**design/flow/run.sh**
```bash
#!/bin/bash
# the make line also repeats each setting of config.mk as NAME=value (left out here)
make -C /OpenROAD-flow-scripts/flow DESIGN_CONFIG=/design/flow/config.mk WORK_HOME=/design/flow/orfs CLKGATE_MAP_FILE= finish
```
**design/flow/config.mk**
```make
export PLATFORM = sky130hd
export DESIGN_NAME = ARM
export DESIGN_NICKNAME = ARM
export VERILOG_FILES = /design/flow/design.v
export SDC_FILE = /design/flow/constraint.sdc
export NUM_CORES = 4
export LEC_CHECK = 0
export ABC_AREA = 1
export CAP_MARGIN = 20
export CELL_PAD_IN_SITES_DETAIL_PLACEMENT = 2
export CORE_ASPECT_RATIO = 0.75
export CORE_MARGIN = 2
export CORE_UTILIZATION = 39
export GPL_ROUTABILITY_DRIVEN = 0
export GPL_TIMING_DRIVEN = 0
export MAX_ROUTING_LAYER = met4
export SLEW_MARGIN = 25
export TNS_END_PERCENT = 15
```
**design/flow/constraint.sdc**
```tcl
create_clock -name core_clock -period 7.37 [get_ports {clk}]
set_input_delay 1.4740 -clock core_clock [delete_from_list [all_inputs] [get_ports {clk}]]
set_output_delay 1.4740 -clock core_clock [all_outputs]
set_load 0.01 [all_outputs]
```
**design/flow/design.v**
```verilog
module ALU(input [31:0] a,b,input [3:0] EXE_CMD,input c,v, output reg [31:0] result, output [3:0] SR);
  reg C,V;
  wire N,Z;
  always@(*)begin
    result=32'b0;
    C=c;
    V=v;
    if(EXE_CMD==4'b0001)
      result=b;
    else if(EXE_CMD==4'b1001)
      result=~b;
    else if(EXE_CMD==4'b0010) begin
      {C,result}=a+b;
      V=(a[31]==b[31])&(a[31]!=result[31]);
    end
    else if(EXE_CMD==4'b0011) begin
      {C,result}=a+b+{31'b0,c};
      V=(a[31]==b[31])&(a[31]!=result[31]);
    end
    else if(EXE_CMD==4'b0100) begin
      {C,result}=a-b;
      V=(a[31]!=b[31])&(a[31]!=result[31]);
    end
    else if(EXE_CMD==4'b0101) begin
      {C,result}=a-b-{31'b0,~c};
      V=(a[31]!=b[31])&(a[31]!=result[31]);
    end
    else if(EXE_CMD==4'b0110)
      result=a&b;
    else if(EXE_CMD==4'b0111)
      result=a|b;
    else if(EXE_CMD==4'b1000)
      result=a^b;
  end
  assign N=result[31];
  assign Z=(result==32'b0);
  assign SR={N,Z,C,V};
endmodule
module ARM(input clk,rst,
           output [31:0] imem_addr,
           input [31:0] imem_rdata,
           output [31:0] dmem_addr,dmem_wdata,
           output dmem_we,
           input [31:0] dmem_rdata);
  wire [3:0] Dest_wb,SR,new_status,src1,src2;
  wire [3:0] ID_Stage_EXE_CMD,ID_Stage_Dest;
  wire [3:0] EXE_Stage_EXE_CMD,EXE_Stage_Dest;
  wire [3:0] MEM_Stage_EXE_CMD,MEM_Stage_Dest;
  wire [11:0] Shift_operand_IN,Shift_operand;
  wire [23:0] Signed_imm_24_IN,Signed_imm_24;
  wire [31:0] ID_Stage_pc,EXE_Stage_pc;
  wire [31:0] IF_Stage_instruction,ID_Stage_instruction_In;
  wire [31:0] Val_Rn_IN,Val_Rm_IN,Val_Rn,Val_Rm,MEM_Stage_Val_Rm;
  wire [31:0] EXE_Stage_ALU_result,MEM_Stage_ALU_result,WB_Stage_ALU_result;
  wire [31:0] BranchAddr;
  wire [31:0] Result_WB;
  wire [31:0] MEM_result,WB_Stage_MEM_result;
  wire [31:0] IF_Stage_pc;
  wire [3:0] SR_cond;
  wire Hazard_Detected,Branch_taken,writeBackEn;
  wire ID_Stage_WB_EN,ID_Stage_MEM_R_EN,ID_Stage_MEM_W_EN,ID_Stage_B,ID_Stage_S;
  wire imm_IN,imm,Two_Src,Rn_is_valid;
  wire EXE_Stage_WB_EN,EXE_Stage_MEM_R_EN,EXE_Stage_MEM_W_EN,EXE_Stage_S;
  wire MEM_Stage_WB_EN,MEM_Stage_MEM_R_EN,MEM_Stage_MEM_W_EN;
  wire WB_Stage_MEM_R_EN;
  assign SR_cond=EXE_Stage_S ? new_status : SR;
  IF_Stage if_stage(.clk(clk),
        .rst(rst),
        .freeze(Hazard_Detected),
        .Branch_taken(Branch_taken),
        .BranchAddr(BranchAddr),
        .imem_rdata(imem_rdata),
        .imem_addr(imem_addr),
        .PC(IF_Stage_pc),
        .Instruction(IF_Stage_instruction));
  IF_Stage_Reg if_stage_reg(.clk(clk),
        .rst(rst),
        .freeze(Hazard_Detected),
        .flush(Branch_taken),
        .PC_in(IF_Stage_pc),
        .Instruction_in(IF_Stage_instruction),
        .PC(ID_Stage_pc),
        .Instruction(ID_Stage_instruction_In));
  ID_Stage id_stage(.clk(clk),
        .rst(rst),
        .Instruction(ID_Stage_instruction_In),
        .Result_WB(Result_WB),
        .writeBackEn(writeBackEn),
        .Dest_wb(Dest_wb),
        .hazard(Hazard_Detected),
        .SR(SR_cond),
        .WB_EN(ID_Stage_WB_EN),
        .MEM_R_EN(ID_Stage_MEM_R_EN),
        .MEM_W_EN(ID_Stage_MEM_W_EN),
        .B(ID_Stage_B),
        .S(ID_Stage_S),
        .EXE_CMD(ID_Stage_EXE_CMD),
        .Val_Rn(Val_Rn_IN),
        .Val_Rm(Val_Rm_IN),
        .imm(imm_IN),
        .Shift_operand(Shift_operand_IN),
        .Signed_imm_24(Signed_imm_24_IN),
        .Dest(ID_Stage_Dest),
        .src1(src1),
        .src2(src2),
        .Two_src(Two_Src),
        .Rn_is_valid(Rn_is_valid));
  ID_Stage_Reg id_stage_reg(.clk(clk),
        .rst(rst),
        .flush(Branch_taken),
        .WB_EN_IN(ID_Stage_WB_EN),
        .MEM_R_EN_IN(ID_Stage_MEM_R_EN),
        .MEM_W_EN_IN(ID_Stage_MEM_W_EN),
        .B_IN(ID_Stage_B),
        .S_IN(ID_Stage_S),
        .EXE_CMD_IN(ID_Stage_EXE_CMD),
        .PC_IN(ID_Stage_pc),
        .Val_Rn_IN(Val_Rn_IN),
        .Val_Rm_IN(Val_Rm_IN),
        .imm_IN(imm_IN),
        .Shift_operand_IN(Shift_operand_IN),
        .Signed_imm_24_IN(Signed_imm_24_IN),
        .Dest_IN(ID_Stage_Dest),
        .WB_EN(EXE_Stage_WB_EN),
        .MEM_R_EN(EXE_Stage_MEM_R_EN),
        .MEM_W_EN(EXE_Stage_MEM_W_EN),
        .B(Branch_taken),
        .S(EXE_Stage_S),
        .EXE_CMD(EXE_Stage_EXE_CMD),
        .PC(EXE_Stage_pc),
        .Val_Rn(Val_Rn),
        .Val_Rm(Val_Rm),
        .imm(imm),
        .Shift_operand(Shift_operand),
        .Signed_imm_24(Signed_imm_24),
        .Dest(EXE_Stage_Dest));
  EXE_Stage exe_stage(.clk(clk),
        .EXE_CMD(EXE_Stage_EXE_CMD),
        .MEM_R_EN(EXE_Stage_MEM_R_EN),
        .MEM_W_EN(EXE_Stage_MEM_W_EN),
        .PC(EXE_Stage_pc),
        .Val_Rn(Val_Rn),
        .Val_Rm(Val_Rm),
        .imm(imm),
        .Shift_operand(Shift_operand),
        .Signed_imm_24(Signed_imm_24),
        .SR(SR),
        .ALU_result(EXE_Stage_ALU_result),
        .Br_addr(BranchAddr),
        .status(new_status));
  EXE_Stage_Reg exe_stage_reg(.clk(clk),
        .rst(rst),
        .WB_en_in(EXE_Stage_WB_EN),
        .MEM_R_EN_in(EXE_Stage_MEM_R_EN),
        .MEM_W_EN_in(EXE_Stage_MEM_W_EN),
        .ALU_result_in(EXE_Stage_ALU_result),
        .ST_val_in(Val_Rm),
        .Dest_in(EXE_Stage_Dest),
        .WB_en(MEM_Stage_WB_EN),
        .MEM_R_EN(MEM_Stage_MEM_R_EN),
        .MEM_W_EN(MEM_Stage_MEM_W_EN),
        .ALU_result(MEM_Stage_ALU_result),
        .ST_val(MEM_Stage_Val_Rm),
        .Dest(MEM_Stage_Dest));
  assign dmem_addr=MEM_Stage_ALU_result;
  assign dmem_wdata=MEM_Stage_Val_Rm;
  assign dmem_we=MEM_Stage_MEM_W_EN;
  assign MEM_result=dmem_rdata;
  MEM_reg mem_reg(.clk(clk),
        .rst(rst),
        .WB_en_in(MEM_Stage_WB_EN),
        .MEM_R_en_in(MEM_Stage_MEM_R_EN),
        .ALU_result_in(MEM_Stage_ALU_result),
        .Mem_read_value_in(MEM_result),
        .Dest_in(MEM_Stage_Dest),
        .WB_en(writeBackEn),
        .MEM_R_en(WB_Stage_MEM_R_EN),
        .ALU_result(WB_Stage_ALU_result),
        .Mem_read_value(WB_Stage_MEM_result),
        .Dest(Dest_wb));
  WB_Stage wb_stage(.ALU_result(WB_Stage_ALU_result),
        .MEM_result(WB_Stage_MEM_result),
        .MEM_R_en(WB_Stage_MEM_R_EN),
        .out(Result_WB));
  HazardDetectionUnit hazard_detection_unit(.src1(src1),
        .src2(src2),
        .Two_Src(Two_Src),
        .Rn_is_valid(Rn_is_valid),
        .Exe_Dest(EXE_Stage_Dest),
        .Exe_WB_EN(EXE_Stage_WB_EN),
        .Mem_Dest(MEM_Stage_Dest),
        .Mem_WB_EN(MEM_Stage_WB_EN),
        .Hazard_Detected(Hazard_Detected));
  StatusRegister status_register(.clk(clk),
        .rst(rst),
        .change_status(EXE_Stage_S),
        .status_in(new_status),
        .status_out(SR));
endmodule
module Adder#(parameter n=32)(input [n-1:0] a,b, output [n-1:0] result);
  assign result = a+b;
endmodule
module ConditionCheck(input [3:0] condition,SR,
                      output reg condition_check_result);
  wire n,z,c,v;
  assign {n,z,c,v}=SR;
  always@(*)begin
    condition_check_result=1'b0;
    if(condition==4'd0)
      condition_check_result=z;
    else if(condition==4'd1)
      condition_check_result=!z;
    else if(condition==4'd2)
      condition_check_result=c;
    else if(condition==4'd3)
      condition_check_result=!c;
    else if(condition==4'd4)
      condition_check_result=n;
    else if(condition==4'd5)
      condition_check_result=!n;
    else if(condition==4'd6)
      condition_check_result=v;
    else if(condition==4'd7)
      condition_check_result=!v;
    else if(condition==4'd8)
      condition_check_result=c&!z;
    else if(condition==4'd9)
      condition_check_result=!c|z;
    else if(condition==4'd10)
      condition_check_result=(n==v);
    else if(condition==4'd11)
      condition_check_result=(n!=v);
    else if(condition==4'd12)
      condition_check_result=!z &(n==v);
    else if(condition==4'd13)
      condition_check_result=z|(n!=v);
    else if(condition==4'd14)
      condition_check_result=1'b1;
  end  
endmodule
module ControlUnit(input [1:0] mode,
                   input [3:0] opcode,
                   input s,
                   output reg [3:0] EXE_CMD,
                   output reg memory_read_en,memory_write_en,WB_Enable,B,S,Rn_is_valid);
  always@(*)begin
    EXE_CMD=4'b0000;
    memory_read_en=1'b0;
    memory_write_en=1'b0;
    WB_Enable=1'b0;
    B=1'b0;
    S=1'b0;
    Rn_is_valid=1'b0;
    if(mode==2'b00) begin
      if(opcode==4'b1101) begin  
        EXE_CMD=4'b0001;
        memory_read_en=1'b0;
        memory_write_en=1'b0;
        WB_Enable=1'b1;
        B=1'b0;
        S=s;
        Rn_is_valid=1'b0;
      end
      else if(opcode==4'b1111) begin
        EXE_CMD=4'b1001;
        memory_read_en=1'b0;
        memory_write_en=1'b0;
        WB_Enable=1'b1;
        B=1'b0;
        S=s;
        Rn_is_valid=1'b0;
      end
      else if(opcode==4'b0100) begin
        EXE_CMD=4'b0010;
        memory_read_en=1'b0;
        memory_write_en=1'b0;
        WB_Enable=1'b1;
        B=1'b0;
        S=s;
        Rn_is_valid=1'b1;
      end
      else if(opcode==4'b0101) begin
        EXE_CMD=4'b0011;
        memory_read_en=1'b0;
        memory_write_en=1'b0;
        WB_Enable=1'b1;
        B=1'b0;
        S=s;
        Rn_is_valid=1'b1;
      end
      else if(opcode==4'b0010) begin
        EXE_CMD=4'b0100;
        memory_read_en=1'b0;
        memory_write_en=1'b0;
        WB_Enable=1'b1;
        B=1'b0;
        S=s;
        Rn_is_valid=1'b1;
      end
      else if(opcode==4'b0110) begin
        EXE_CMD=4'b0101;
        memory_read_en=1'b0;
        memory_write_en=1'b0;
        WB_Enable=1'b1;
        B=1'b0;
        S=s;
        Rn_is_valid=1'b1;
      end
      else if(opcode==4'b0000) begin
        EXE_CMD=4'b0110;
        memory_read_en=1'b0;
        memory_write_en=1'b0;
        WB_Enable=1'b1;
        B=1'b0;
        S=s;
        Rn_is_valid=1'b1;
      end
      else if(opcode==4'b1100) begin
        EXE_CMD=4'b0111;
        memory_read_en=1'b0;
        memory_write_en=1'b0;
        WB_Enable=1'b1;
        B=1'b0;
        S=s;
        Rn_is_valid=1'b1;
      end
      else if(opcode==4'b0001) begin
        EXE_CMD=4'b1000;
        memory_read_en=1'b0;
        memory_write_en=1'b0;
        WB_Enable=1'b1;
        B=1'b0;
        S=s;
        Rn_is_valid=1'b1;
      end
      else if(opcode==4'b1010) begin
        EXE_CMD=4'b0100;
        memory_read_en=1'b0;
        memory_write_en=1'b0;
        WB_Enable=1'b0;
        B=1'b0;
        S=1'b1;
        Rn_is_valid=1'b1;
      end
      else if(opcode==4'b1000) begin
        EXE_CMD=4'b0110;
        memory_read_en=1'b0;
        memory_write_en=1'b0;
        WB_Enable=1'b0;
        B=1'b0;
        S=1'b1;
        Rn_is_valid=1'b1;
      end
    end
    else if(mode==2'b01 && opcode==4'b0100) begin
      if(s==1'b1) begin
        EXE_CMD=4'b0010;
        memory_read_en=1'b1;
        memory_write_en=1'b0;
        WB_Enable=1'b1;
        B=1'b0;
        S=1'b0;
        Rn_is_valid=1'b1;
      end
      else if(s==1'b0) begin
        EXE_CMD=4'b0010;
        memory_read_en=1'b0;
        memory_write_en=1'b1;
        WB_Enable=1'b0;
        B=1'b0;
        S=1'b0;
        Rn_is_valid=1'b1;
      end
    end
    else if(mode==2'b10) begin
      memory_read_en=1'b0;
      memory_write_en=1'b0;
      WB_Enable=1'b0;
      B=1'b1;
      S=1'b0;
      Rn_is_valid=1'b0;
    end
  end
endmodule
module EXE_Stage(input clk,
                input [3:0] EXE_CMD,
                input MEM_R_EN,MEM_W_EN,
                input [31:0] PC,Val_Rn,Val_Rm,
                input imm,
                input [11:0] Shift_operand,
                input [23:0] Signed_imm_24,
                input [3:0] SR,
                output [31:0] ALU_result,Br_addr,
                output [3:0] status);
  wire [31:0] alu_b;
  wire [31:0] branch_immediate;
  assign branch_immediate={{8{Signed_imm_24[23]}},Signed_imm_24}<<2;
  wire memory_type_instruction;
  or _or(memory_type_instruction,MEM_R_EN,MEM_W_EN);
  ALU alu(.a(Val_Rn),
        .b(alu_b),
        .EXE_CMD(EXE_CMD),
        .c(SR[1]),
        .v(SR[0]),
        .result(ALU_result),
        .SR(status));
  Shifter shifter(.Val_Rm(Val_Rm),
        .Shift_operand(Shift_operand),
        .imm(imm),
        .memory_type_instruction(memory_type_instruction),
        .alu_b(alu_b));
  Adder #(32) adder(.a(PC),
        .b(branch_immediate),
        .result(Br_addr));
endmodule
module EXE_Stage_Reg(
                input clk,rst,WB_en_in,MEM_R_EN_in,MEM_W_EN_in,
                input [31:0] ALU_result_in,ST_val_in,
                input [3:0] Dest_in,
                output reg WB_en,MEM_R_EN,MEM_W_EN,
                output reg [31:0] ALU_result,ST_val,
                output reg [3:0] Dest);
  always@(posedge clk,posedge rst)begin
    if(rst) begin
      WB_en<=1'b0;
      MEM_R_EN<=1'b0;
      MEM_W_EN<=1'b0;
      ALU_result<=32'd0;
      ST_val<=32'd0;
      Dest<=4'd0;
    end
    else begin
    WB_en<=WB_en_in;
    MEM_R_EN<=MEM_R_EN_in;
    MEM_W_EN<=MEM_W_EN_in;
    ALU_result<=ALU_result_in;
    ST_val<=ST_val_in;
    Dest<=Dest_in; 
    end
  end
endmodule
module HazardDetectionUnit(input [3:0] src1,src2,
                            input Two_Src,Rn_is_valid,
                            input [3:0] Exe_Dest,
                            input Exe_WB_EN,
                            input [3:0] Mem_Dest,
                            input Mem_WB_EN,
                            output Hazard_Detected);
  reg execution_stage_hazard,memory_stage_hazard;
  always@(*) begin
    execution_stage_hazard=1'b0;
    memory_stage_hazard=1'b0;
    if(Exe_WB_EN) begin
      if((src1==Exe_Dest && Rn_is_valid) || (src2==Exe_Dest && Two_Src))
        execution_stage_hazard=1'b1;
    end
    if(Mem_WB_EN) begin
      if((src1==Mem_Dest && Rn_is_valid) || (src2==Mem_Dest && Two_Src))
        memory_stage_hazard=1'b1;
    end
  end
  or _or(Hazard_Detected,execution_stage_hazard,memory_stage_hazard);
endmodule
module ID_Stage(input clk,rst,
                input [31:0] Instruction,Result_WB,
                input writeBackEn,
                input [3:0] Dest_wb,
                input hazard,
                input [3:0] SR,
                output WB_EN,MEM_R_EN,MEM_W_EN,B,S,
                output [3:0] EXE_CMD,
                output [31:0] Val_Rn,Val_Rm,
                output imm,
                output [11:0] Shift_operand,
                output [23:0] Signed_imm_24,
                output [3:0] Dest,src1,src2,
                output Two_src,Rn_is_valid);
    wire [3:0] pre_EXE_CMD;
    wire s,pre_MEM_R_EN,pre_MEM_W_EN,pre_WB_EN,pre_B,pre_S;
    wire condition_check_result,imm_not,control_signal_selector;
    assign Dest=Instruction[15:12];
    assign s=Instruction[20];
    assign imm=Instruction[25];
    assign Shift_operand=Instruction[11:0];
    assign Signed_imm_24=Instruction[23:0];
    assign src1=Instruction[19:16];
    RegisterFile register_file(.clk(clk),
          .rst(rst),
          .src1(src1),
          .src2(src2),
          .Dest_wb(Dest_wb),
          .Result_WB(Result_WB),
          .writeBackEn(writeBackEn),
          .reg1(Val_Rn),
          .reg2(Val_Rm));
    ControlUnit control_unit(.mode(Instruction[27:26]),
          .opcode(Instruction[24:21]),
          .s(s),
          .EXE_CMD(pre_EXE_CMD),
          .memory_read_en(pre_MEM_R_EN),
          .memory_write_en(pre_MEM_W_EN),
          .WB_Enable(pre_WB_EN),
          .B(pre_B),
          .S(pre_S),
          .Rn_is_valid(Rn_is_valid));
    ConditionCheck condition_check(.condition(Instruction[31:28]),
          .SR(SR),
          .condition_check_result(condition_check_result));
    not _not(imm_not,imm);
    or _or(Two_src,imm_not,pre_MEM_W_EN); 
    and _and(control_signal_selector,condition_check_result,!hazard);
    Mux#(4) _mux1(.a(Instruction[3:0]),
          .b(Dest),
          .selector(pre_MEM_W_EN),
          .result(src2));
    Mux#(9) _mux2(.a(9'b000000000),
          .b({pre_EXE_CMD,pre_MEM_R_EN,pre_MEM_W_EN,pre_WB_EN,pre_B,pre_S}),
          .selector(control_signal_selector),
          .result({EXE_CMD,MEM_R_EN,MEM_W_EN,WB_EN,B,S}));
endmodule
module ID_Stage_Reg(input clk,rst,flush,
                input WB_EN_IN,MEM_R_EN_IN,MEM_W_EN_IN,
                input B_IN,S_IN,
                input [3:0] EXE_CMD_IN,
                input [31:0] PC_IN,
                input [31:0] Val_Rn_IN,Val_Rm_IN,
                input imm_IN,
                input [11:0] Shift_operand_IN,
                input [23:0] Signed_imm_24_IN,
                input [3:0] Dest_IN,
                output reg WB_EN,MEM_R_EN,MEM_W_EN,B,S,
                output reg [3:0] EXE_CMD,
                output reg [31:0] PC,
                output reg [31:0] Val_Rn,Val_Rm,
                output reg imm,
                output reg [11:0] Shift_operand,
                output reg [23:0] Signed_imm_24,
                output reg [3:0] Dest);
  always@(posedge clk,posedge rst)begin
    if(rst)begin
      WB_EN<=1'b0;
      MEM_R_EN<=1'b0;
      MEM_W_EN<=1'b0;
      B<=1'b0;
      S<=1'b0;
      EXE_CMD<=4'd0;
      PC<=32'd0;
      Val_Rn<=32'd0;
      Val_Rm<=32'd0;
      imm<=1'b0;
      Shift_operand<=12'd0;
      Signed_imm_24<=24'd0;
      Dest<=4'd0;
    end
    else if(flush)begin
      WB_EN<=1'b0;
      MEM_R_EN<=1'b0;
      MEM_W_EN<=1'b0;
      B<=1'b0;
      S<=1'b0;
      EXE_CMD<=4'd0;
      PC<=32'd0;
      Val_Rn<=32'd0;
      Val_Rm<=32'd0;
      imm<=1'b0;
      Shift_operand<=12'd0;
      Signed_imm_24<=24'd0;
      Dest<=4'd0;
    end
    else begin
      WB_EN<=WB_EN_IN;
      MEM_R_EN<=MEM_R_EN_IN;
      MEM_W_EN<=MEM_W_EN_IN;
      B<=B_IN;
      S<=S_IN;
      EXE_CMD<=EXE_CMD_IN;
      PC<=PC_IN;
      Val_Rn<=Val_Rn_IN;
      Val_Rm<=Val_Rm_IN;
      imm<=imm_IN;
      Shift_operand<=Shift_operand_IN;
      Signed_imm_24<=Signed_imm_24_IN;
      Dest<=Dest_IN;
    end
  end
endmodule
module IF_Stage(input clk,rst,freeze,Branch_taken,
                input [31:0] BranchAddr,
                input [31:0] imem_rdata,
                output [31:0] imem_addr,
                output [31:0] PC,Instruction);
  wire [31:0] buffered_pc;
  assign imem_addr=buffered_pc;
  assign Instruction=imem_rdata;
  PC_Handler pc_handler(.clk(clk),
        .rst(rst),
        .freeze(freeze),
        .Branch_taken(Branch_taken),
        .BranchAddr(BranchAddr),
        .buffered_pc(buffered_pc));
  Adder #(32) adder(.a(buffered_pc),
        .b(32'd4),
        .result(PC));
endmodule
module IF_Stage_Reg(input clk,rst,freeze,flush,
                input [31:0] PC_in,Instruction_in,
                output reg [31:0] PC,Instruction);
  always@(posedge clk,posedge rst)begin
    if(rst) begin
      PC<=32'd0;
      Instruction<=32'd0;
    end
    else if(flush) begin
      PC<=32'd0;
      Instruction<=32'd0;
    end
    else begin
      if(freeze) begin
        PC<=PC;
        Instruction<=Instruction;
      end
      else begin
        PC<=PC_in;
        Instruction<=Instruction_in;
      end
    end
  end
endmodule
module MEM_reg(input clk,rst,WB_en_in,MEM_R_en_in,
               input [31:0] ALU_result_in, Mem_read_value_in,
               input [3:0] Dest_in,
               output reg WB_en,MEM_R_en,
               output reg [31:0] ALU_result,Mem_read_value,
               output reg [3:0] Dest);
  always@(posedge clk,posedge rst)begin
    if(rst) begin
      WB_en<=1'b0;
      MEM_R_en<=1'b0;
      Dest<=4'd0;
      ALU_result<=32'd0;
      Mem_read_value<=32'd0;
    end
    else begin
    WB_en<=WB_en_in;
    MEM_R_en<=MEM_R_en_in;
    Dest<=Dest_in;
    ALU_result<=ALU_result_in;
    Mem_read_value<=Mem_read_value_in;
    end
  end
endmodule
module Mux#(parameter n=9)(input [n-1:0] a,b,input selector,output [n-1:0]result);
  assign result = selector?b:a;
endmodule
module PC_Handler(input clk,rst,freeze,Branch_taken,
                  input [31:0] BranchAddr,
                  output [31:0] buffered_pc);
  reg [31:0] pc;
  always@(posedge clk,posedge rst)begin
    if(rst) begin
      pc<=32'b0;
    end
    else if(Branch_taken)
      pc<=BranchAddr;
    else begin
      if(freeze)
        pc<=pc;
      else
        pc<=pc+32'd4;
    end
  end
  assign buffered_pc=pc;
endmodule
module RegisterFile(input clk,rst,
                    input [3:0] src1,src2,Dest_wb,
                    input [31:0] Result_WB,
                    input writeBackEn,
                    output [31:0] reg1,reg2);
  reg [31:0] registers[0:14];
  integer i;
  always@(posedge clk,posedge rst)begin
    if(rst) begin
      for(i=0;i<15;i=i+1)
        registers[i]<=i;
    end
    else if(writeBackEn && Dest_wb!=4'd15)
      registers[Dest_wb]<=Result_WB;
  end
  assign reg1=(src1==4'd15) ? 32'd0 :
              (writeBackEn && Dest_wb==src1) ? Result_WB : registers[src1];
  assign reg2=(src2==4'd15) ? 32'd0 :
              (writeBackEn && Dest_wb==src2) ? Result_WB : registers[src2];
endmodule
module Shifter(input [31:0] Val_Rm,
               input [11:0] Shift_operand,
               input imm,memory_type_instruction,
               output reg [31:0] alu_b);
  reg [4:0] rotate_imm;
  reg [39:0] immed,first_pre_value;
  reg [63:0] second_pre_value;
  always@(*)begin
    alu_b=Val_Rm;
    rotate_imm=5'b0;
    first_pre_value=40'b0;
    second_pre_value=64'b0;
    if(memory_type_instruction)
      alu_b={{20{Shift_operand[11]}},Shift_operand};
    else if(imm) begin
      rotate_imm={Shift_operand[11:8],1'b0};
      first_pre_value = {Shift_operand[7:0],24'b000000000000000000000000,Shift_operand[7:0]}>>rotate_imm;
      alu_b=first_pre_value[31:0];
    end
    else if(Shift_operand[4]==0) begin
      if(Shift_operand[6:5]==2'b00)
        alu_b=Val_Rm<<Shift_operand[11:7];
      if(Shift_operand[6:5]==2'b01)
        alu_b=Val_Rm>>Shift_operand[11:7];
      if(Shift_operand[6:5]==2'b10)
        alu_b=$signed(Val_Rm)>>>Shift_operand[11:7];
      if(Shift_operand[6:5]==2'b11) begin
        second_pre_value={Val_Rm,Val_Rm}>>Shift_operand[11:7];
        alu_b=second_pre_value[31:0];
      end
    end
  end 
endmodule
module StatusRegister(input clk,rst,change_status,
                      input [3:0] status_in,
                      output reg [3:0] status_out);
  always@(posedge clk,posedge rst)begin
    if(rst)
	    status_out<=4'b0000;
    else if(change_status)
      status_out<=status_in;
  end
endmodule
module WB_Stage(input [31:0] ALU_result,MEM_result,
                input MEM_R_en,
                output [31:0] out);
  Mux #(32) _mux(.a(ALU_result),
        .b(MEM_result),
        .selector(MEM_R_en),
        .result(out));
endmodule
```
==> deck_impl_summary.md, run 1 <==
Implementation Results

Synthesis
  – Top cells by area: dfrtp_1 37%, nand2_1 13%, o21ai_0 7.4%, inv_1 6.9%, nor2_1 4.4%
  – Synth Warn #: 13
  – Synthesized cell area: 0.0550 mm2
  – Mux area share: 3.09%
  – Syn_area_per_cell: 7.15 um2
  – Yosys stat cell total: 7687
  – Cells after Synth: 7687
  – Yosys top cell by area: dfrtp_1
  – Post-synthesis sequential area ratio: 38.8%
  – Cell with the most instances after synthesis: nand2_1
  – Post-synth top flop: dfrtp_1
  – Yosys top cell area share: 37.5%
  – EDFF count, synth: 0
  – Simple share: 24.8%
  – Compound Share, Synth: 19.1%
  – Distinct lib cells used: 71
  – Top cells by count, synth: 1898 x nand2_1, 1003 x inv_1, 823 x dfrtp_1
  – Dominant combinational family: simple AND/OR/NAND/NOR gates
  – Synth Area in Adders: 3.07%
  – Fraction of registers with async set/reset: 100%
  – Synth flops: 851
  – Xor/xnor share: 0.940%
  – Chip area line of the yosys report: 0.0550 mm2
  – Floorplan Nets: 7886

CTS
  – Buffers from clock root to sink, at most: 3
  – Clock sinks: 851
  – Cts bufs inserted: 93
  – Root buffer cell: clkbuf_16
  – Total number of H-tree levels: 3
  – Hold buffer count at cts: 0

Placed design
  – HPWL after DPL: 348000 um
  – IO buf count: 162
  – Placed Area: 0.0598 mm2

Floorplan
  – FP Util: 39.2%
  – Row cnt: 119
  – Io pins: 163
  – Chip height: 329 um
  – Die extent in x: 437 um
  – Core Area: 0.140 mm2
  – Die Size: 0.144 mm2

Run status
  – Stop err: [ERROR GRT-0116] Global routing finished with congestion. Check the congestion regions in the DRC Viewer.
  – Halt Stage: global routing (5_1_grt)
  – Outcome: did not finish

Global route
  – GRT overflow: 3886
  – Tot GR Track Use: 96.2%
==> routing by layer <==
metal	track usage (%)	overflow
met1	93.8	529
met2	104	1949
met3	91.4	573
met4	94.2	835
met5	-	-
==> metrics by stage <==
step / std cells / hold WS, ps / setup slack [ps] / power, mW
global placement: 9724 / 337 / -11490 / 26.6
CTS: 10100 / 398 / -395 / 42.8
detailed placement: 9760 / 355 / -3250 / 31.0
floorplan: 7687 / 331 / -5780 / 19.1
==> repair_timing <==
item,in CTS
endpoints found under the setup margin,50
gates resized,1071
pin swaps,170
gates cloned,3
hold endpoints to repair,0
buffers inserted,152
==> run 2, diff against run 1 <==
Settings changed: CAP_MARGIN 20 to 15, CORE_ASPECT_RATIO 0.75 to default, CORE_UTILIZATION 39 to 23, CTS_CLUSTER_DIAMETER from default to 141, CTS_CLUSTER_SIZE from default to 13, HOLD_SLACK_MARGIN from default to 0.09, SLEW_MARGIN 25 to 10, TNS_END_PERCENT 15 to 10.
Clock period 7.37 ns to 8.54 ns, I/O delays scaled along.
==> run 2 against run 1 <==
Net effect:
- synthesized cell count did not move
- the run again fails in global routing (5_1_grt)
- die area up 69%
- area after synthesis is the same
==> deck_impl_summary.md, run 2 <==
Implementation Results

Run status
  – Outcome: did not finish
  – Halt Stage: global routing (5_1_grt)
  – Stop err: [ERROR GRT-0116] Global routing finished with congestion. Check the congestion regions in the DRC Viewer.

Floorplan
  – Row cnt: 179 (+50%)
  – FP Util: 23.1% (-16 points)
  – Io pins: 163 (unchanged)
  – Die extent in x: 493 um (+13%)
  – Die Size: 0.243 mm2 (+69%)
  – Core Area: 0.238 mm2 (+70%)
  – Chip height: 493 um (+50%)

Synthesis
  – Mux area share: 3.09% (unchanged)
  – Top cells by count, synth: 1898 x nand2_1, 1003 x inv_1, 823 x dfrtp_1
  – Floorplan Nets: 7886 (unchanged)
  – Compound Share, Synth: 19.1% (unchanged)
  – Xor/xnor share: 0.940% (unchanged)
  – Yosys top cell area share: 37.5% (unchanged)
  – EDFF count, synth: 0 (unchanged)
  – Post-synthesis sequential area ratio: 38.8% (unchanged)
  – Yosys top cell by area: dfrtp_1
  – Post-synth top flop: dfrtp_1
  – Chip area line of the yosys report: 0.0550 mm2 (unchanged)
  – Dominant combinational family: simple AND/OR/NAND/NOR gates
  – Cell with the most instances after synthesis: nand2_1
  – Synth Warn #: 13 (unchanged)
  – Top cells by area: dfrtp_1 37%, nand2_1 13%, o21ai_0 7.4%, inv_1 6.9%, nor2_1 4.4%
  – Synth Area in Adders: 3.07% (unchanged)
  – Cells after Synth: 7687 (unchanged)
  – Simple share: 24.8% (unchanged)
  – Syn_area_per_cell: 7.15 um2 (unchanged)
  – Yosys stat cell total: 7687 (unchanged)
  – Fraction of registers with async set/reset: 100% (unchanged)
  – Distinct lib cells used: 71 (unchanged)
  – Synthesized cell area: 0.0550 mm2 (unchanged)
  – Synth flops: 851 (unchanged)

CTS
  – Total number of H-tree levels: 3 (unchanged)
  – Clock sinks: 851 (unchanged)
  – Hold buffer count at cts: 0 (unchanged)
  – Cts bufs inserted: 77 (-17%)
  – Root buffer cell: clkbuf_16
  – Buffers from clock root to sink, at most: 3 (unchanged)

Placed design
  – Dpl ws: -2600 ps (+649 ps)
  – IO buf count: 162 (unchanged)
  – HPWL after DPL: 347000 um (-0.38%)
  – Placed Area: 0.0614 mm2 (+2.7%)
  – Placed instance count: 11.1k (+13%)

Global route
  – Tot GR Track Use: 62.3%
  – GRT overflow: 2730
## run 2: timing repair
| action | in CTS |
|---|---|
| gates resized | 603 |
| pin swaps | 72 |
| cloned | 1 |
| setup buffers | 47 |
| setup endpoints to repair | 31 |
## run 2: metrics by stage
| step | hold WS [ps] | util (%) | TNS [ps] |
|---|---|---|---|
| after floorplan | 331 | - | -4024920 |
| after global placement | 335 | 25.5 | -8912110 |
| after detailed placement | 348 | 25.8 | -29320 |
| after CTS | 387 | 27.7 | 0 |
## run 2: layer usage
metal	GRT overflow	GRT usage (%)
met5	-	-
met4	557	54.5
met3	456	54.6
met2	1336	70.9
met1	381	62.9
==> run 3, diff against run 2 <==
Settings changed: ABC_AREA 1 to default, CAP_MARGIN 15 to 20, CELL_PAD_IN_SITES_DETAIL_PLACEMENT 2 to default, CORE_UTILIZATION 23 to 55, CTS_CLUSTER_DIAMETER 141 to default, CTS_CLUSTER_SIZE 13 to default, GPL_ROUTABILITY_DRIVEN 0 to default, GPL_TIMING_DRIVEN 0 to default, HOLD_SLACK_MARGIN 0.09 to default, MAX_ROUTING_LAYER met4 to default, PLACE_DENSITY from default to 0.6, SLEW_MARGIN 10 to 20, TNS_END_PERCENT 10 to 5.
Clock period 8.54 ns to 7.19 ns, I/O delays scaled along.
==> run 3 against run 2 <==
Net effect:
- now fails the layout checks on setup timing
- synthesized cell count shrank 19%
- die area shrank 59%
- area after synthesis shrank 1.9%
==> deck_impl_summary.md, run 3 <==
Synthesis and Place & Route Summary

Run status
  – Outcome: failed layout checks
  – Layout Check Fails: setup timing

Synthesis
  – Xor/xnor share: 3.05% (+2.1 points)
  – Post-synth top flop: dfrtp_1
  – Mux area share: 6.92% (+3.8 points)
  – Fraction of registers with async set/reset: 100% (unchanged)
  – Syn_area_per_cell: 8.71 um2 (+22%)
  – Synth Area in Adders: 3.15% (+0.078 points)
  – EDFF count, synth: 0 (unchanged)
  – Cell with the most instances after synthesis: dfrtp_1
  – Top cells by count, synth: 823 x dfrtp_1, 685 x nor2_1, 642 x a21oi_1
  – Yosys top cell area share: 38.2% (+0.73 points)
  – Top cells by area: dfrtp_1 38%, a21oi_1 6.0%, nor2_1 4.8%, a22oi_1 4.7%, nand2_1 3.9%
  – Cells after Synth: 6191 (-19%)
  – Dominant combinational family: AND-OR/OR-AND gates
  – Compound Share, Synth: 25.2% (+6.1 points)
  – Distinct lib cells used: 121 (+70%)
  – Simple share: 17.5% (-7.3 points)
  – Yosys stat cell total: 6191 (-19%)
  – Post-synthesis sequential area ratio: 39.6% (+0.75 points)
  – Yosys top cell by area: dfrtp_1
  – Floorplan Nets: 6390 (-19%)
  – Synthesized cell area: 0.0539 mm2 (-1.9%)
  – Synth flops: 851 (unchanged)
  – Synth Warn #: 13 (unchanged)
  – Chip area line of the yosys report: 0.0539 mm2 (-1.9%)

Final timing
  – Final Setup Violations: 10
  – Fin. max-slew vios: 0
  – Relative slew slack: 11.0%
  – Worst slew pin tran: 1340 ps
  – Final WS setup: -871 ps
  – Setup Skew: 79.8 ps
  – RSZ-0062 raised after global routing: true
  – Post-layout period usage: 112%
  – Hold Violations, Final: 0
  – Min Tclk post-route: 8060 ps
  – Hold WS: 359 ps
  – F_max: 124 MHz
  – Setup_tns: -7680 ps

Finish
  – Flop area: 0.0214 mm2
  – Final Util: 71.7%
  – Area growth syn-to-layout: 28.9%
  – Filler Cell Count: 7259
  – Multi-input gate area: 0.0315 mm2
  – Final #Nets: 7358

Global route
  – Largest net degree at the start of global routing: 188
  – Tot GR Track Use: 51.8%
  – Antenna violations before repair: 13
  – First-pass GRT wire length: 382000 um
  – Number of global-route vias before repair: 57.9k
  – GRT overflow: 0

Detailed routing
  – Via count: 60.0k
  – Post-DR vias/cell: 7.05
  – DRC violations left: 0
  – WL/cell: 31.0 um
  – Final wirelength: 264000 um
  – Post-DRT Antenna Nets: 0
  – Pre-Repair DR Iteration Count: 12
  – Iter 0 DRT Violations: 10.3k

Critical path
  – WP depth: 33
  – CP startpoint kind: flip-flop
  – Crit path max fanout: 8
  – WP data required: 7750 ps
  – Worst reg2reg setup slack: -870 ps
  – Critical Path Max Stage Delay: 570 ps
  – Most used cell, CP: buf_4
  – Crit path capture type: flip-flop
  – Delay-heaviest family, CP: AND-OR/OR-AND gates
  – R2r endpoint: id_stage_reg.B$_DFF_PP0_
  – Worst Path Arrival: 8620 ps
  – WP buf/inv: 9
  – Critical path type: flip-flop to flip-flop
  – Setup crit end: id_stage_reg.B$_DFF_PP0_
  – CP max stage cell: dfrtp_4
  – Worst setup path startpoint: id_stage_reg.Shift_operand[7]$_DFF_PP0_
  – R2R depth: 33
  – Reg-to-reg startpoint: id_stage_reg.Shift_operand[7]$_DFF_PP0_

CTS
  – Latency at later pin: 740 ps
  – Buffers from clock root to sink, at most: 3 (unchanged)
  – Cts bufs inserted: 88 (+14%)
  – Root buffer cell: clkbuf_16
  – Clock transition at path regs: 80 ps
  – Total number of H-tree levels: 3 (unchanged)
  – CTS tree: yes
  – Clock sinks: 851 (unchanged)
  – Hold buffer count at cts: 0 (unchanged)

Hold path
  – Hold Crit Depth: 0
  – Hold endpoint: mem_reg.MEM_R_en$_DFF_PP0_
  – Min-Delay Path Class: flip-flop to flip-flop
  – Worst Hold Launch: exe_stage_reg.MEM_R_EN$_DFF_PP0_

Pwr
  – Power per Cell Area: 617 mW/mm2
  – Top pwr grp: combinational cells
  – Clk pwr: 5.05 mW
  – Leak: 30.1 nW
  – Power Combinational: 29.6 mW
  – Sequential share of power: 19.2%
  – Logic pwr share: 69.1%
  – Seq power: 8.20 mW
  – P_int: 22.0 mW
  – Clock power share: 11.8%
  – Switching power: 20.8 mW
  – Switching share of total power: 48.6%
  – Worst vdd ir: 0.400 mV

Floorplan
  – FP Util: 55.7% (+33 points)
  – Die Size: 0.101 mm2 (-59%)
  – Row cnt: 114 (-36%)
  – Die extent in x: 317 um (-36%)
  – Chip height: 317 um (-36%)
  – Io pins: 163 (unchanged)
  – Core Area: 0.0969 mm2 (-59%)

Run
  – Max Cap Violations: 0
  – Log Warnings: 106

Placed design
  – Dpl ws: -1370 ps (+1230 ps)
  – GP Congestion: 1.10
  – IO buf count: 162 (unchanged)
  – HPWL after DPL: 186000 um (-46%)
## run 3: routing by layer
| metal | vias up | wire, um | global-route usage [%] |
|---|---|---|---|
| met5 | - | 206 | 0.900 |
| met4 | 18 | 25200 | 36.7 |
| met3 | 1680 | 39600 | 20.2 |
| met2 | 5197 | 107000 | 73.1 |
| met1 | 28400 | 91900 | 64.8 |
| li1 | 24800 | - | - |
## run 3: repair_timing
action | CTS | global route
buffers inserted | 42 | 3
gates cloned | 0 | 0
pin swaps | 62 | 21
resized | 164 | 46
endpoints found under the setup margin | 10 | 11
## run 3: final cells by class
| cell class | instances | share of cell area [%] |
|---|---|---|
| clock inverter | 47 | 1.04 |
| antenna | 6 | 0.0216 |
| multi-input combinational | 4692 | 45.4 |
| tap | 1276 | 2.30 |
| inverter | 140 | 0.762 |
| sequential | 851 | 30.7 |
| timing repair buffer | 1386 | 16.2 |
| clock buffer | 117 | 3.59 |
## run 3: metrics by stage
stage / power [mW] / cell area [um2] / cells
floorplan: 21.1 / 53900 / 6191
global placement: 34.6 / 64800 / 8303
detailed placement: 34.9 / 64800 / 8303
CTS: 41.1 / 69100 / 8505
global route: 44.3 / 69500 / 8509
finish: 42.8 / 69500 / 8515
==> run 4, diff against run 3 <==
Settings changed: CAP_MARGIN 20 to 5, CORE_UTILIZATION 55 to 70, CTS_CLUSTER_DIAMETER from default to 375, CTS_CLUSTER_SIZE from default to 14, TNS_END_PERCENT 5 to default.
Clock period 7.19 ns to 6.09 ns, I/O delays scaled along.
==> run 4 against run 3 <==
Net effect:
- the flow now stops in global routing (5_1_grt)
- area after synthesis is the same
- die area shrank 21%
- synthesized cell count is the same
==> deck_impl_summary.md, run 4 <==
Implementation Results

Placed design
  – GP Congestion: 1.31 (+19%)
  – Placed instance count: 7941 (-4.4%)
  – IO buf count: 162 (unchanged)
  – HPWL after DPL: 167000 um (-10%)
  – Placed Area: 0.0636 mm2 (-1.8%)

Synthesis
  – Yosys stat cell total: 6191 (unchanged)
  – Mux area share: 6.92% (unchanged)
  – Fraction of registers with async set/reset: 100% (unchanged)
  – Yosys top cell area share: 38.2% (unchanged)
  – Compound Share, Synth: 25.2% (unchanged)
  – Top cells by count, synth: 823 x dfrtp_1, 685 x nor2_1, 642 x a21oi_1
  – EDFF count, synth: 0 (unchanged)
  – Dominant combinational family: AND-OR/OR-AND gates
  – Post-synth top flop: dfrtp_1
  – Post-synthesis sequential area ratio: 39.6% (unchanged)
  – Yosys top cell by area: dfrtp_1
  – Distinct lib cells used: 121 (unchanged)
  – Syn_area_per_cell: 8.71 um2 (unchanged)
  – Synthesized cell area: 0.0539 mm2 (unchanged)
  – Top cells by area: dfrtp_1 38%, a21oi_1 6.0%, nor2_1 4.8%, a22oi_1 4.7%, nand2_1 3.9%
  – Cells after Synth: 6191 (unchanged)
  – Chip area line of the yosys report: 0.0539 mm2 (unchanged)
  – Floorplan Nets: 6390 (unchanged)
  – Cell with the most instances after synthesis: dfrtp_1
  – Synth Warn #: 13 (unchanged)
  – Synth flops: 851 (unchanged)
  – Xor/xnor share: 3.05% (unchanged)
  – Synth Area in Adders: 3.15% (unchanged)
  – Simple share: 17.5% (unchanged)

Floorplan
  – Io pins: 163 (unchanged)
  – Die extent in x: 282 um (-11%)
  – Die Size: 0.0793 mm2 (-21%)
  – FP Util: 70.9% (+15 points)
  – Row cnt: 101 (-11%)
  – Chip height: 282 um (-11%)
  – Core Area: 0.0761 mm2 (-21%)

Global route
  – GRT overflow: 1
  – Tot GR Track Use: 76.0%

Run status
  – Outcome: did not finish
  – Halt Stage: global routing (5_1_grt)
  – Stop err: [ERROR GRT-0232] Routing congestion too high. Check the congestion heatmap in the GUI.

CTS
  – Clock sinks: 851 (unchanged)
  – Cts bufs inserted: 70 (-20%)
  – Total number of H-tree levels: 3 (unchanged)
  – Buffers from clock root to sink, at most: 3 (unchanged)
  – Root buffer cell: clkbuf_16
  – Hold buffer count at cts: 0 (unchanged)
run 4: routing by layer:
metal / global-route usage, % / GRT overflow
met4: 68.5 / 0
met1: 79.0 / 0
met3: 63.3 / 0
met5: 43.3 / 1
met2: 89.3 / 0
run 4: timing repair:
action,CTS
pin swaps,74
setup buffers,46
setup endpoints to repair,33
gates resized,194
cloned,2
run 4: metrics by stage:
stage                     setup slack [ps]  utilization [%]
after global placement               -1720             83.7
after detailed placement             -1900             83.7
after floorplan                      -6800                -
after CTS                            -1540             88.1
==> run 5, diff against run 4 <==
Settings changed: ABC_AREA from default to 1, CAP_MARGIN 5 to 20, CELL_PAD_IN_SITES_DETAIL_PLACEMENT from default to 2, CORE_UTILIZATION 70 to 39, CTS_CLUSTER_DIAMETER 375 to default, CTS_CLUSTER_SIZE 14 to default, GPL_ROUTABILITY_DRIVEN from default to 0, GPL_TIMING_DRIVEN from default to 0, HOLD_SLACK_MARGIN from default to 0.21, MAX_ROUTING_LAYER from default to met4, PLACE_DENSITY 0.6 to default, PLACE_DENSITY_LB_ADDON from default to 0.24, SLEW_MARGIN 20 to 25.
Clock period 6.09 ns to 12.0 ns, I/O delays scaled along.
==> run 5 against run 4 <==
Net effect:
- the flow again stops in global routing (5_1_grt)
- die area increased by 82%
- synthesized cell count increased by 24%
- area after synthesis is 1.9% higher
==> deck_impl_summary.md, run 5 <==
Implementation Results

Run status
  – Outcome: did not finish
  – Halt Stage: global routing (5_1_grt)
  – Stop err: [ERROR GRT-0116] Global routing finished with congestion. Check the congestion regions in the DRC Viewer.

Synthesis
  – Yosys top cell area share: 37.5% (-0.73 points)
  – Synthesized cell area: 0.0550 mm2 (+1.9%)
  – Top cells by area: dfrtp_1 37%, nand2_1 13%, o21ai_0 7.4%, inv_1 6.9%, nor2_1 4.4%
  – Compound Share, Synth: 19.1% (-6.1 points)
  – Cells after Synth: 7687 (+24%)
  – Syn_area_per_cell: 7.15 um2 (-18%)
  – EDFF count, synth: 0 (unchanged)
  – Xor/xnor share: 0.940% (-2.1 points)
  – Distinct lib cells used: 71 (-41%)
  – Yosys stat cell total: 7687 (+24%)
  – Simple share: 24.8% (+7.3 points)
  – Post-synthesis sequential area ratio: 38.8% (-0.75 points)
  – Chip area line of the yosys report: 0.0550 mm2 (+1.9%)
  – Cell with the most instances after synthesis: nand2_1
  – Floorplan Nets: 7886 (+23%)
  – Top cells by count, synth: 1898 x nand2_1, 1003 x inv_1, 823 x dfrtp_1
  – Mux area share: 3.09% (-3.8 points)
  – Dominant combinational family: simple AND/OR/NAND/NOR gates
  – Yosys top cell by area: dfrtp_1
  – Synth flops: 851 (unchanged)
  – Post-synth top flop: dfrtp_1
  – Synth Warn #: 13 (unchanged)
  – Fraction of registers with async set/reset: 100% (unchanged)
  – Synth Area in Adders: 3.07% (-0.078 points)

Placed design
  – IO buf count: 162 (unchanged)
  – Dpl ws: 1300 ps (+3200 ps)
  – HPWL after DPL: 361000 um (+120%)

CTS
  – Hold buffer count at cts: 0 (unchanged)
  – Root buffer cell: clkbuf_16
  – Setup Buffers After CTS: 0 (-100%)
  – Cts bufs inserted: 97 (+39%)
  – Total number of H-tree levels: 3 (unchanged)
  – Resize count post-CTS: 0 (-100%)
  – Clock sinks: 851 (unchanged)
  – Buffers from clock root to sink, at most: 3 (unchanged)

Floorplan
  – Core Area: 0.140 mm2 (+84%)
  – FP Util: 39.3% (-32 points)
  – Die extent in x: 379 um (+35%)
  – Io pins: 163 (unchanged)
  – Row cnt: 137 (+36%)
  – Die Size: 0.144 mm2 (+82%)
  – Chip height: 379 um (+35%)

Global route
  – GRT overflow: 3897
  – Tot GR Track Use: 91.4%
-- run 5: metal layers --
metal,GRT overflow,global-route usage (%)
met1,432,88.6
met2,2254,102
met3,397,83.4
met4,814,89.0
met5,-,-
-- run 5: stage by stage --
stage	area, um2	hold slack, ps	cells	util, %	setup TNS [ps]
after floorplan	55000	331	7687	-	-1704620
after global placement	58900	337	9725	42.2	-6206110
after detailed placement	59700	359	9760	42.7	0
after CTS	63300	374	9943	45.3	0
==> run 6, diff against run 5 <==
Settings changed: CELL_PAD_IN_SITES_DETAIL_PLACEMENT 2 to default, CORE_UTILIZATION 39 to 72, CTS_CLUSTER_DIAMETER from default to 395, CTS_CLUSTER_SIZE from default to 98, GPL_ROUTABILITY_DRIVEN 0 to default, GPL_TIMING_DRIVEN 0 to default, HOLD_SLACK_MARGIN 0.21 to default, MAX_ROUTING_LAYER met4 to default, PLACE_DENSITY from default to 0.41, PLACE_DENSITY_LB_ADDON 0.24 to default, SETUP_SLACK_MARGIN from default to 0.93, SLEW_MARGIN 25 to 20.
Clock period 12.0 ns to 7.23 ns, I/O delays scaled along.
==> run 6 against run 5 <==
Net effect:
- the run again fails in global routing (5_1_grt)
- area after synthesis unchanged
- synthesized cell count unchanged
- die area down 45%
==> deck_impl_summary.md, run 6 <==
Implementation Results

Run status
  – Outcome: did not finish
  – Halt Stage: global routing (5_1_grt)
  – Stop err: [ERROR GRT-0232] Routing congestion too high. Check the congestion heatmap in the GUI.

Synthesis
  – Cell with the most instances after synthesis: nand2_1
  – Dominant combinational family: simple AND/OR/NAND/NOR gates
  – Yosys top cell area share: 37.5% (unchanged)
  – Distinct lib cells used: 71 (unchanged)
  – Simple share: 24.8% (unchanged)
  – Synth Area in Adders: 3.07% (unchanged)
  – Cells after Synth: 7687 (unchanged)
  – Floorplan Nets: 7886 (unchanged)
  – Post-synth top flop: dfrtp_1
  – Xor/xnor share: 0.940% (unchanged)
  – Yosys stat cell total: 7687 (unchanged)
  – Compound Share, Synth: 19.1% (unchanged)
  – Top cells by area: dfrtp_1 37%, nand2_1 13%, o21ai_0 7.4%, inv_1 6.9%, nor2_1 4.4%
  – Synthesized cell area: 0.0550 mm2 (unchanged)
  – Top cells by count, synth: 1898 x nand2_1, 1003 x inv_1, 823 x dfrtp_1
  – Mux area share: 3.09% (unchanged)
  – Chip area line of the yosys report: 0.0550 mm2 (unchanged)
  – Synth Warn #: 13 (unchanged)
  – Syn_area_per_cell: 7.15 um2 (unchanged)
  – Yosys top cell by area: dfrtp_1
  – Post-synthesis sequential area ratio: 38.8% (unchanged)
  – EDFF count, synth: 0 (unchanged)
  – Synth flops: 851 (unchanged)
  – Fraction of registers with async set/reset: 100% (unchanged)

Placed design
  – GP Congestion: 1.36
  – HPWL after DPL: 160000 um (-56%)
  – IO buf count: 162 (unchanged)
  – Placed Area: 0.0580 mm2 (-2.9%)

CTS
  – Total number of H-tree levels: 1 (-2)
  – Root buffer cell: clkbuf_16
  – Hold buffer count at cts: 0 (unchanged)
  – Cts bufs inserted: 12 (-88%)
  – Buffers from clock root to sink, at most: 3 (unchanged)
  – Clock sinks: 851 (unchanged)

Floorplan
  – Io pins: 163 (unchanged)
  – Core Area: 0.0757 mm2 (-46%)
  – Die Size: 0.0786 mm2 (-45%)
  – Chip height: 280 um (-26%)
  – Row cnt: 101 (-26%)
  – Die extent in x: 280 um (-26%)
  – FP Util: 72.6% (+33 points)

Global route
  – Tot GR Track Use: 73.9%
  – GRT overflow: 13
## run 6: metal layers
layer	global-route usage (%)	overflow
met1	77.6	0
met3	62.3	1
met5	43.2	0
met4	63.2	4
met2	86.6	8
## run 6: through the flow
step	std cells	util (%)	power [mW]	hold slack, ps	setup WS [ps]
global placement	8619	76.6	25.9	334	-315
CTS	8728	80.0	30.6	388	915
floorplan	7687	-	19.5	331	-5890
detailed placement	8621	76.6	26.3	346	-366
## run 6: repair_timing
action	in CTS
pin swaps	92
gates resized	420
setup buffers	83
gates cloned	5
endpoints found under the setup margin	14
==> run 7, diff against run 6 <==
Settings changed: ABC_AREA 1 to default, CORE_UTILIZATION 72 to 70, CTS_CLUSTER_DIAMETER 395 to 253, CTS_CLUSTER_SIZE 98 to 14, PLACE_DENSITY 0.41 to 0.6, SETUP_SLACK_MARGIN 0.93 to -0.51, TNS_END_PERCENT from default to 75.
Clock period 7.23 ns to 7.5 ns, I/O delays scaled along.
==> run 7 against run 6 <==
Net effect:
- the flow again stops in global routing (5_1_grt)
- area after synthesis is 1.9% lower
- synthesized cell count down 19%
- die area grew 0.89%
==> deck_impl_summary.md, run 7 <==
Implementation Results

Synthesis
  – Dominant combinational family: AND-OR/OR-AND gates
  – Chip area line of the yosys report: 0.0539 mm2 (-1.9%)
  – Distinct lib cells used: 121 (+70%)
  – Top cells by count, synth: 823 x dfrtp_1, 685 x nor2_1, 642 x a21oi_1
  – EDFF count, synth: 0 (unchanged)
  – Mux area share: 6.92% (+3.8 points)
  – Synth flops: 851 (unchanged)
  – Simple share: 17.5% (-7.3 points)
  – Cell with the most instances after synthesis: dfrtp_1
  – Post-synthesis sequential area ratio: 39.6% (+0.75 points)
  – Yosys stat cell total: 6191 (-19%)
  – Syn_area_per_cell: 8.71 um2 (+22%)
  – Synthesized cell area: 0.0539 mm2 (-1.9%)
  – Synth Warn #: 13 (unchanged)
  – Synth Area in Adders: 3.15% (+0.078 points)
  – Top cells by area: dfrtp_1 38%, a21oi_1 6.0%, nor2_1 4.8%, a22oi_1 4.7%, nand2_1 3.9%
  – Cells after Synth: 6191 (-19%)
  – Compound Share, Synth: 25.2% (+6.1 points)
  – Yosys top cell by area: dfrtp_1
  – Yosys top cell area share: 38.2% (+0.73 points)
  – Post-synth top flop: dfrtp_1
  – Xor/xnor share: 3.05% (+2.1 points)
  – Floorplan Nets: 6390 (-19%)
  – Fraction of registers with async set/reset: 100% (unchanged)

Floorplan
  – Row cnt: 101 (unchanged)
  – FP Util: 70.9% (-1.7 points)
  – Die extent in x: 282 um (+0.44%)
  – Die Size: 0.0793 mm2 (+0.89%)
  – Core Area: 0.0761 mm2 (+0.50%)
  – Io pins: 163 (unchanged)
  – Chip height: 282 um (+0.44%)

Run status
  – Outcome: did not finish
  – Stop err: [ERROR GRT-0232] Routing congestion too high. Check the congestion heatmap in the GUI.
  – Halt Stage: global routing (5_1_grt)

CTS
  – Buffers from clock root to sink, at most: 3 (unchanged)
  – Clock sinks: 851 (unchanged)
  – Total number of H-tree levels: 3 (+2)
  – Cts bufs inserted: 70 (+58)
  – Root buffer cell: clkbuf_16

Placed design
  – GP Congestion: 1.27 (-6.0%)
  – IO buf count: 162 (unchanged)
  – Dpl ws: -1090 ps (-727 ps)
  – HPWL after DPL: 169000 um (+6.0%)

Global route
  – GRT overflow: 4
  – Tot GR Track Use: 73.8%
-- run 7: timing repair --
item                       CTS
hold endpoints to repair     0
gates resized               65
setup endpoints to repair    9
pin swaps                   19
buffers inserted             9
gates cloned                 2
hold buffers                 0
-- run 7: per-stage QoR --
| stage | util, % | instance area [um2] | instances |
|---|---|---|---|
| floorplan | - | 53900 | 6191 |
| global placement | 82.7 | 62900 | 7869 |
| detailed placement | 82.7 | 62900 | 7869 |
| CTS | 86.0 | 65400 | 7978 |
-- run 7: layer usage --
metal  track usage (%)  GRT overflow
met4              68.1             3
met3              58.5             0
met5              26.3             0
met2              89.2             1
met1              77.1             0
==> run 8, diff against run 7 <==
Settings changed: ABC_AREA from default to 1, CORE_UTILIZATION 70 to 39, CTS_CLUSTER_DIAMETER 253 to default, CTS_CLUSTER_SIZE 14 to default, MAX_ROUTING_LAYER from default to met4, PLACE_DENSITY 0.6 to default, SETUP_SLACK_MARGIN -0.51 to default, TNS_END_PERCENT 75 to default.
Clock period 7.5 ns to 12.0 ns, I/O delays scaled along.
==> run 8 against run 7 <==
Net effect:
- now clean on timing, DRC and antenna
- area after synthesis grew 1.9%
- die area grew 82%
- synthesized cell count grew 24%
==> deck_impl_summary.md, run 8 <==
Synthesis and Place & Route Summary

Run status
  – Outcome: timing/DRC/antenna clean

Placed design
  – HPWL after DPL: 193000 um (+14%)
  – GP Congestion: 1.09 (-15%)
  – Dpl ws: 2960 ps (+4050 ps)
  – Placed Area: 0.0585 mm2 (-7.0%)
  – IO buf count: 162 (unchanged)
  – Placed instance count: 9444 (+20%)

Synthesis
  – Syn_area_per_cell: 7.15 um2 (-18%)
  – Simple share: 24.8% (+7.3 points)
  – Floorplan Nets: 7886 (+23%)
  – Fraction of registers with async set/reset: 100% (unchanged)
  – Top cells by count, synth: 1898 x nand2_1, 1003 x inv_1, 823 x dfrtp_1
  – Cell with the most instances after synthesis: nand2_1
  – Synth Warn #: 13 (unchanged)
  – Mux area share: 3.09% (-3.8 points)
  – Compound Share, Synth: 19.1% (-6.1 points)
  – Distinct lib cells used: 71 (-41%)
  – Post-synthesis sequential area ratio: 38.8% (-0.75 points)
  – Yosys stat cell total: 7687 (+24%)
  – Xor/xnor share: 0.940% (-2.1 points)
  – Chip area line of the yosys report: 0.0550 mm2 (+1.9%)
  – Top cells by area: dfrtp_1 37%, nand2_1 13%, o21ai_0 7.4%, inv_1 6.9%, nor2_1 4.4%
  – Synth Area in Adders: 3.07% (-0.078 points)
  – Synthesized cell area: 0.0550 mm2 (+1.9%)
  – Dominant combinational family: simple AND/OR/NAND/NOR gates
  – EDFF count, synth: 0 (unchanged)
  – Cells after Synth: 7687 (+24%)
  – Post-synth top flop: dfrtp_1
  – Yosys top cell by area: dfrtp_1
  – Synth flops: 851 (unchanged)
  – Yosys top cell area share: 37.5% (-0.73 points)

Global route
  – GRT overflow: 0
  – Largest net degree at the start of global routing: 176
  – Antenna violations before repair: 16
  – First-pass GRT wire length: 386000 um
  – Tot GR Track Use: 38.4%
  – Number of global-route vias before repair: 53.9k

Critical path
  – CP startpoint kind: flip-flop
  – Setup crit end: id_stage_reg.EXE_CMD[2]$_DFF_PP0_
  – Crit path max fanout: 46
  – WP data required: 12590 ps
  – Worst Path Arrival: 9920 ps
  – Worst setup path startpoint: id_stage_reg.imm$_DFF_PP0_
  – Worst reg2reg setup slack: 2670 ps
  – R2r endpoint: id_stage_reg.EXE_CMD[2]$_DFF_PP0_
  – WP buf/inv: 6
  – Critical path type: flip-flop to flip-flop
  – Crit path capture type: flip-flop
  – R2R depth: 46
  – Delay-heaviest family, CP: simple AND/OR/NAND/NOR gates
  – WP depth: 46
  – CP max stage cell: nor3_2
  – Most used cell, CP: nand2_1
  – Reg-to-reg startpoint: id_stage_reg.imm$_DFF_PP0_
  – Critical Path Max Stage Delay: 670 ps

Detailed routing
  – Post-DR vias/cell: 5.97
  – Pre-Repair DR Iteration Count: 7
  – DRC violations left: 0
  – Post-DRT Antenna Nets: 0
  – Iter 0 DRT Violations: 7484
  – WL/cell: 28.3 um
  – Via count: 57.5k
  – Final wirelength: 273000 um

Final timing
  – Hold WS: 375 ps
  – Setup Skew: 69.7 ps
  – RSZ-0062 raised after global routing: false
  – Final WS setup: 2670 ps
  – Relative slew slack: 17.2%
  – Min Tclk post-route: 9330 ps
  – Fin. max-slew vios: 0
  – F_max: 107 MHz
  – Post-layout period usage: 77.7%
  – Worst slew pin tran: 1230 ps
  – Final Setup Violations: 0
  – Hold Violations, Final: 0
  – Setup_tns: 0 ps

CTS
  – Buffers from clock root to sink, at most: 3 (unchanged)
  – Clock transition at path regs: 60 ps
  – Latency at later pin: 770 ps
  – Root buffer cell: clkbuf_16
  – Setup Buffers After CTS: 0 (-9)
  – Clock sinks: 851 (unchanged)
  – Cts bufs inserted: 96 (+37%)
  – Resize count post-CTS: 0 (-100%)
  – Total number of H-tree levels: 3 (unchanged)
  – Hold buffer count at cts: 0 (unchanged)
  – CTS tree: yes

Hold path
  – Min-Delay Path Class: flip-flop to flip-flop
  – Hold endpoint: mem_reg.ALU_result[16]$_DFF_PP0_
  – Worst Hold Launch: exe_stage_reg.ALU_result[16]$_DFF_PP0_
  – Hold Crit Depth: 0

Pwr
  – Leak: 28.4 nW
  – Worst vdd ir: 0.158 mV
  – Power Combinational: 12.7 mW
  – Logic pwr share: 62.7%
  – Clk pwr: 3.29 mW
  – Total chip power: 20.3 mW
  – Top pwr grp: combinational cells
  – P_int: 8.66 mW
  – Sequential share of power: 21.1%
  – Seq power: 4.27 mW
  – Power per Cell Area: 326 mW/mm2
  – Switching share of total power: 57.2%
  – Clock power share: 16.3%
  – Switching power: 11.6 mW

Finish
  – Final #Nets: 7865
  – Final Util: 44.4%
  – Fin cells: 9637
  – Finished Cell Area: 0.0621 mm2
  – Area growth syn-to-layout: 12.9%
  – Filler Cell Count: 14.3k

Floorplan
  – Die extent in x: 379 um (+35%)
  – Chip height: 379 um (+35%)
  – Die Size: 0.144 mm2 (+82%)
  – FP Util: 39.3% (-32 points)
  – Core Area: 0.140 mm2 (+84%)
  – Row cnt: 137 (+36%)
  – Io pins: 163 (unchanged)

Run
  – Log Warnings: 99
  – Max Cap Violations: 0
-- run 8: cell type report --
class	count	area [um2]	area share [%]
clock buffer	136	2810	4.53
clock inverter	43	694	1.12
antenna	14	35.0	0.0564
timing repair buffer	295	2680	4.31
inverter	1045	3930	6.33
multi-input combinational	5377	28200	45.5
tap	1876	2350	3.78
sequential	851	21300	34.4
-- run 8: routing by layer --
layer	GRT usage [%]	wire, um	part of all wire [%]
met4	25.5	22100	8.1
met1	48.0	107000	39
met2	56.2	117000	43
met5	-	0	0
met3	7.72	27300	10
==> run 9, diff against run 8 <==
Settings changed: ABC_AREA 1 to default, CORE_ASPECT_RATIO from default to 0.5, CORE_UTILIZATION 39 to 72, CTS_CLUSTER_DIAMETER from default to 230, CTS_CLUSTER_SIZE from default to 60, MAX_ROUTING_LAYER met4 to default, PLACE_DENSITY_LB_ADDON from default to 0.2, SETUP_SLACK_MARGIN from default to 2.49.
Clock period 12.0 ns to 8.71 ns, I/O delays scaled along.
==> run 9 against run 8 <==
Net effect:
- the flow now stops in global routing (5_1_grt)
- synthesized cell count fell by 19%
- area after synthesis fell by 1.9%
- die area fell by 46%
==> deck_impl_summary.md, run 9 <==
Implementation Results

Synthesis
  – EDFF count, synth: 0 (unchanged)
  – Cell with the most instances after synthesis: dfrtp_1
  – Distinct lib cells used: 121 (+70%)
  – Syn_area_per_cell: 8.71 um2 (+22%)
  – Post-synthesis sequential area ratio: 39.6% (+0.75 points)
  – Dominant combinational family: AND-OR/OR-AND gates
  – Xor/xnor share: 3.05% (+2.1 points)
  – Yosys stat cell total: 6191 (-19%)
  – Fraction of registers with async set/reset: 100% (unchanged)
  – Mux area share: 6.92% (+3.8 points)
  – Post-synth top flop: dfrtp_1
  – Top cells by count, synth: 823 x dfrtp_1, 685 x nor2_1, 642 x a21oi_1
  – Synth Warn #: 13 (unchanged)
  – Cells after Synth: 6191 (-19%)
  – Synthesized cell area: 0.0539 mm2 (-1.9%)
  – Floorplan Nets: 6390 (-19%)
  – Simple share: 17.5% (-7.3 points)
  – Top cells by area: dfrtp_1 38%, a21oi_1 6.0%, nor2_1 4.8%, a22oi_1 4.7%, nand2_1 3.9%
  – Chip area line of the yosys report: 0.0539 mm2 (-1.9%)
  – Yosys top cell by area: dfrtp_1
  – Synth Area in Adders: 3.15% (+0.078 points)
  – Yosys top cell area share: 38.2% (+0.73 points)
  – Compound Share, Synth: 25.2% (+6.1 points)
  – Synth flops: 851 (unchanged)

Run status
  – Halt Stage: global routing (5_1_grt)
  – Outcome: did not finish
  – Stop err: [ERROR GRT-0232] Routing congestion too high. Check the congestion heatmap in the GUI.

CTS
  – Total number of H-tree levels: 1 (-2)
  – Hold buffer count at cts: 0 (unchanged)
  – Buffers from clock root to sink, at most: 3 (unchanged)
  – Clock sinks: 851 (unchanged)
  – Cts bufs inserted: 18 (-81%)
  – Root buffer cell: clkbuf_16

Floorplan
  – Die Size: 0.0772 mm2 (-46%)
  – Core Area: 0.0736 mm2 (-47%)
  – Row cnt: 70 (-49%)
  – FP Util: 73.3% (+34 points)
  – Die extent in x: 391 um (+3.1%)
  – Chip height: 197 um (-48%)
  – Io pins: 163 (unchanged)

Placed design
  – IO buf count: 162 (unchanged)
  – Dpl ws: -216 ps (-3170 ps)
  – GP Congestion: 1.33 (+22%)
  – HPWL after DPL: 148000 um (-24%)

Global route
  – GRT overflow: 10
  – Tot GR Track Use: 69.0%
[run 9: routing by layer]
layer | GRT usage [%] | overflow
met2 | 81.9 | 4
met5 | 46.0 | 0
met1 | 74.0 | 1
met4 | 54.2 | 5
met3 | 57.0 | 0
[run 9: timing repair]
| item | CTS |
|---|---|
| setup endpoints to repair | 35 |
| resized | 234 |
| setup buffers | 93 |
| pin swaps | 74 |
| gates cloned | 2 |
[run 9: per-stage QoR]
stage / TNS (ps) / area, um2 / hold slack (ps) / total power [mW] / std cells
after floorplan: -3909190 / 54200 / 331 / 17.6 / 6191
after global placement: 0 / 57300 / 341 / 22.9 / 7066
after detailed placement: -1840 / 57300 / 344 / 23.5 / 7066
after CTS: 0 / 59800 / 407 / 26.7 / 7193
No activity file was given, so power comes from the tool's default toggle rates.
